run A:
==> flow/design.v (excerpt) <==
module ACTIVEPRO (
    input       RESET,
    input       SYS_CLOCK,                
    output reg  ACTIVE_DATA ,             
    output reg  ACTIVE_CLOCK,             
    input [511:0] ACTIVE_MESSAGE,         
    input [5:0] ACTIVE_CHANNEL,           
    input  ACTIVE_WR                      
    );
    reg [63:0][7:0] ACTIVE_MESSAGE_LATCHED; 
    reg [7:0] MESSAGE_LENGTH;
    reg [14:0] state;
    wire clockstate;
    wire [2:0] bitcount;
    wire [7:0] bytecount;
    assign clockstate = state[0];
    assign bitcount[2:0] = state[3:1];
    assign bytecount[7:0] = state[11:4];
    wire [7:0] FIRST_BYTE;
    assign FIRST_BYTE = 8'h7F;
    wire [7:0] SECOND_BYTE;
    assign SECOND_BYTE = (ACTIVE_CHANNEL & 8'h3F) | 8'h40;
    reg [7:0] clock_divider;
    reg [7:0] NEW_LENGTH;
    always @*
    begin
        NEW_LENGTH = 8'd66;
        for (int x = 63; x >= 1; x--)
            if (ACTIVE_MESSAGE[8*x +: 8] == 8'h0)
                NEW_LENGTH = x + 2;         
    end
    always @ (posedge SYS_CLOCK)
    begin
        if (RESET)
        begin
            state <= 0;
            ACTIVE_CLOCK <= 0;
            ACTIVE_DATA <= 0;
        end
        else
        begin
            if (state)
            begin
                state <= state + 1;
                if (clockstate == 1)    
                begin
                    ACTIVE_CLOCK <= 0;
                    if (bytecount == 0)
                        ACTIVE_DATA <= FIRST_BYTE[7-bitcount];
                    else if (bytecount == 1)
                        ACTIVE_DATA <= SECOND_BYTE[7-bitcount];
                    else
                        ACTIVE_DATA <= ACTIVE_MESSAGE_LATCHED[MESSAGE_LENGTH - bytecount - 1][7-bitcount];
                end
                else if (clockstate == 0)  ACTIVE_CLOCK <= 1;
                if (bytecount >= MESSAGE_LENGTH) state <= 0;
            end
            else         
            begin
                if (ACTIVE_WR) 
                begin
                    state <= 1;      
                    ACTIVE_MESSAGE_LATCHED <= ACTIVE_MESSAGE;
                    MESSAGE_LENGTH <= NEW_LENGTH;
                end
            end
        end
    end
endmodule 
Settings: LEC_CHECK=0, ABC_AREA=1, CAP_MARGIN=20, CORE_MARGIN=2, CORE_UTILIZATION=72, CTS_CLUSTER_SIZE=14, GPL_ROUTABILITY_DRIVEN=0, HOLD_SLACK_MARGIN=0.29, PLACE_DENSITY_LB_ADDON=0.27, SETUP_SLACK_MARGIN=0.28, SLEW_MARGIN=40; clock period 2.24 ns.
run.sh (not shown) runs the stock make flow with config.mk's settings and CLKGATE_MAP_FILE=.
Run A did not run to completion, as it errored out during 3_5_place_dp.
Edits applied to the flow inputs when going from run A to run B:
Settings: clearing SETUP_SLACK_MARGIN, which used to be 0.28; swapping 40 for 15 in SLEW_MARGIN; clearing PLACE_DENSITY_LB_ADDON, which used to be 0.27; swapping 14 for 76 in CTS_CLUSTER_SIZE; clearing ABC_AREA, which used to be 1; swapping 72 for 40 in CORE_UTILIZATION; clearing GPL_ROUTABILITY_DRIVEN, which used to be 0; clearing HOLD_SLACK_MARGIN, which used to be 0.29; swapping 2.24 for 10.0 in the clock period (ns, I/O delays scaled along).
Findings:
Run B went all the way through the flow, and no timing, DRC or antenna check failed. Xor/xnor share of the synthesized area essentially unchanged between run A and run B. The higher synthesized cell count of run A and run B is in run A. Run B ended up with multiplexers as its largest family of logic cells by area; run A ended up with simple AND/OR/NAND/NOR gates. Changes observed in run B relative to run A: and-or/or-and share of the synthesized area saw a decrease; count of cell types in the netlist has increased; standard cell core area higher. Run B against run A; summed instance area of the synthesized netlist is down slightly.
Here is what was changed in the inputs of run C compared with run B.
Settings: a change of SLEW_MARGIN from 15 to 20; an added PLACE_DENSITY of 0.6; a change of CORE_UTILIZATION from 40 to 62; a deleted CTS_CLUSTER_SIZE that had been 76; a change of the clock period (ns, I/O delays scaled along) from 10.0 to 3.43.
==> comparison <==
Run C reached the end of the flow, and the finished layout is clean on the timing, design-rule and antenna checks. Compare run C and run B | sequential share of layout area lower: run C. The run showing the greater growth of design area from synthesis to finish is run C. From run B to run C the numbers moved as follows: estimated wirelength of the detail-placed design lower, setup slack went down.

Starting RTL as in the previous note.
clock: 2.8 ns
lec_check: 0
cap_margin: 20
core_margin: 2
core_utilization: 58
cts_cluster_size: 94
gpl_routability_driven: 0
place_density_lb_addon: 0.03
setup_slack_margin: 0.53
slew_margin: 40
The starting point finished but fails on negative setup slack.
Then changed:
Settings changed: CORE_UTILIZATION 58 to 72, CTS_CLUSTER_SIZE 94 to 33, GPL_ROUTABILITY_DRIVEN 0 to not set, SETUP_SLACK_MARGIN 0.53 to 1.58, SLEW_MARGIN 40 to 20.
Clock period 2.8 ns to 5.49 ns, I/O delays scaled along.
The changed run stopped in 4_1_cts with DPL-0033.
Die size decreases by 19%.
Synthesized cell count is unchanged.
Area after synthesis does not change.
Then changed:
Settings changed: CORE_UTILIZATION 72 to 58, CTS_CLUSTER_SIZE 33 to 48, PLACE_DENSITY_LB_ADDON 0.03 to not set, SETUP_SLACK_MARGIN 1.58 to not set.
Clock period 5.49 ns to 2.55 ns, I/O delays scaled along.
With this change the flow reached the layout checks and failed them: negative setup slack.
Area after synthesis is unchanged.
Die area rose by a quarter to a third.
Synthesized cell count does not change.
Then changed:
Settings changed: CORE_UTILIZATION 58 to 63, CTS_CLUSTER_SIZE 48 to 42, PLACE_DENSITY set to 0.6.
What happened: The changed run did not get past 5_1_grt. Die size came out lower by a little under a tenth. Synthesized cell count is unchanged. Area after synthesis stays the same.
Then changed:
Settings changed: CELL_PAD_IN_SITES_GLOBAL_PLACEMENT set to 2, CORE_UTILIZATION 63 to 50, CTS_CLUSTER_SIZE 42 to not set, MIN_ROUTING_LAYER set to met2, PLACE_DENSITY 0.6 to not set, PLACE_DENSITY_LB_ADDON set to 0.04.
Clock period 2.55 ns to 10.0 ns, I/O delays scaled along.
=>
- The new run finished with timing, DRC and antenna clean
- die area grows by a quarter to a third
- synthesized cell count is unchanged
- area after synthesis stays the same
Then changed:
Settings changed: CELL_PAD_IN_SITES_GLOBAL_PLACEMENT 2 to not set, MIN_ROUTING_LAYER met2 to not set, PLACE_DENSITY set to 0.6, PLACE_DENSITY_LB_ADDON 0.04 to not set.
Clock period 10.0 ns to 4.58 ns, I/O delays scaled along.
After rerunning:
- worst setup slack gets worse by 4900 ps
- sequential share of layout area falls by 0.42 points
- design area rises by 0.82%
- wire length falls by 2.0%
- clock power rises by 120%

The RTL this note starts from:
==> flow/design.v <==
module ACTIVEPRO (
    input       RESET,
    input       SYS_CLOCK,                
    output reg  ACTIVE_DATA ,             
    output reg  ACTIVE_CLOCK,             
    input [511:0] ACTIVE_MESSAGE,         
    input [5:0] ACTIVE_CHANNEL,           
    input  ACTIVE_WR                      
    );
    reg [63:0][7:0] ACTIVE_MESSAGE_LATCHED; 
    reg [7:0] MESSAGE_LENGTH;
    reg [14:0] state;
    wire clockstate;
    wire [2:0] bitcount;
    wire [7:0] bytecount;
    assign clockstate = state[0];
    assign bitcount[2:0] = state[3:1];
    assign bytecount[7:0] = state[11:4];
    wire [7:0] FIRST_BYTE;
    assign FIRST_BYTE = 8'h7F;
    wire [7:0] SECOND_BYTE;
    assign SECOND_BYTE = (ACTIVE_CHANNEL & 8'h3F) | 8'h40;
    reg [7:0] clock_divider;
    reg [7:0] NEW_LENGTH;
    always @*
    begin
        NEW_LENGTH = 8'd66;
        for (int x = 63; x >= 1; x--)
            if (ACTIVE_MESSAGE[8*x +: 8] == 8'h0)
                NEW_LENGTH = x + 2;         
    end
    always @ (posedge SYS_CLOCK)
    begin
        if (RESET)
        begin
            state <= 0;
            ACTIVE_CLOCK <= 0;
            ACTIVE_DATA <= 0;
        end
        else
        begin
            if (state)
            begin
                state <= state + 1;
                if (clockstate == 1)    
                begin
                    ACTIVE_CLOCK <= 0;
                    if (bytecount == 0)
                        ACTIVE_DATA <= FIRST_BYTE[7-bitcount];
                    else if (bytecount == 1)
                        ACTIVE_DATA <= SECOND_BYTE[7-bitcount];
                    else
                        ACTIVE_DATA <= ACTIVE_MESSAGE_LATCHED[MESSAGE_LENGTH - bytecount - 1][7-bitcount];
                end
                else if (clockstate == 0)  ACTIVE_CLOCK <= 1;
                if (bytecount >= MESSAGE_LENGTH) state <= 0;
            end
            else         
            begin
                if (ACTIVE_WR) 
                begin
                    state <= 1;      
                    ACTIVE_MESSAGE_LATCHED <= ACTIVE_MESSAGE;
                    MESSAGE_LENGTH <= NEW_LENGTH;
                end
            end
        end
    end
endmodule 
export LEC_CHECK = 0
export CAP_MARGIN = 40
export CORE_MARGIN = 2
export CORE_UTILIZATION = 72
export CTS_CLUSTER_DIAMETER = 317
export CTS_CLUSTER_SIZE = 55
export PLACE_DENSITY = 0.35
export SETUP_SLACK_MARGIN = -0.07
export SLEW_MARGIN = 20
export TNS_END_PERCENT = 65
create_clock -name core_clock -period 5.49 [get_ports {SYS_CLOCK}]
The baseline failed in global routing (ODB-0269).
Edit:
Settings changed: CAP_MARGIN 40 to 20, CORE_UTILIZATION 72 to 57, CTS_CLUSTER_DIAMETER 317 to default, CTS_CLUSTER_SIZE 55 to 43, PLACE_DENSITY 0.35 to 0.6, SETUP_SLACK_MARGIN -0.07 to default, TNS_END_PERCENT 65 to default.
Clock period 5.49 ns to 2.55 ns, I/O delays scaled along.
=> Now the flow finished but failed the layout checks on setup timing. Die area goes up by about 26%. Synthesized area stays the same. Synthesized cell count is unchanged.
Edit:
Settings changed: CORE_UTILIZATION 57 to 59, CTS_CLUSTER_SIZE 43 to default.
The new run finished but failed the layout checks on setup timing.
Wire length rises by about 8%.
Register-to-register slack hardly moves.
Global-route usage rises by 3.2 points.
Combinational power rises by about 1%.
Edit:
Settings changed: CORE_UTILIZATION 59 to 70, CTS_CLUSTER_SIZE from default to 35, GPL_ROUTABILITY_DRIVEN from default to 0, PLACE_DENSITY 0.6 to default, SETUP_SLACK_MARGIN from default to -0.26, SLEW_MARGIN 20 to 5.
Clock period 2.55 ns to 2.59 ns, I/O delays scaled along.
The new run failed in clock tree synthesis with DPL-0038.
Die size decreases by 15%.
Area after synthesis stays the same.
Synthesized cell count stays the same.
Power is estimated from default activity; no workload was simulated.
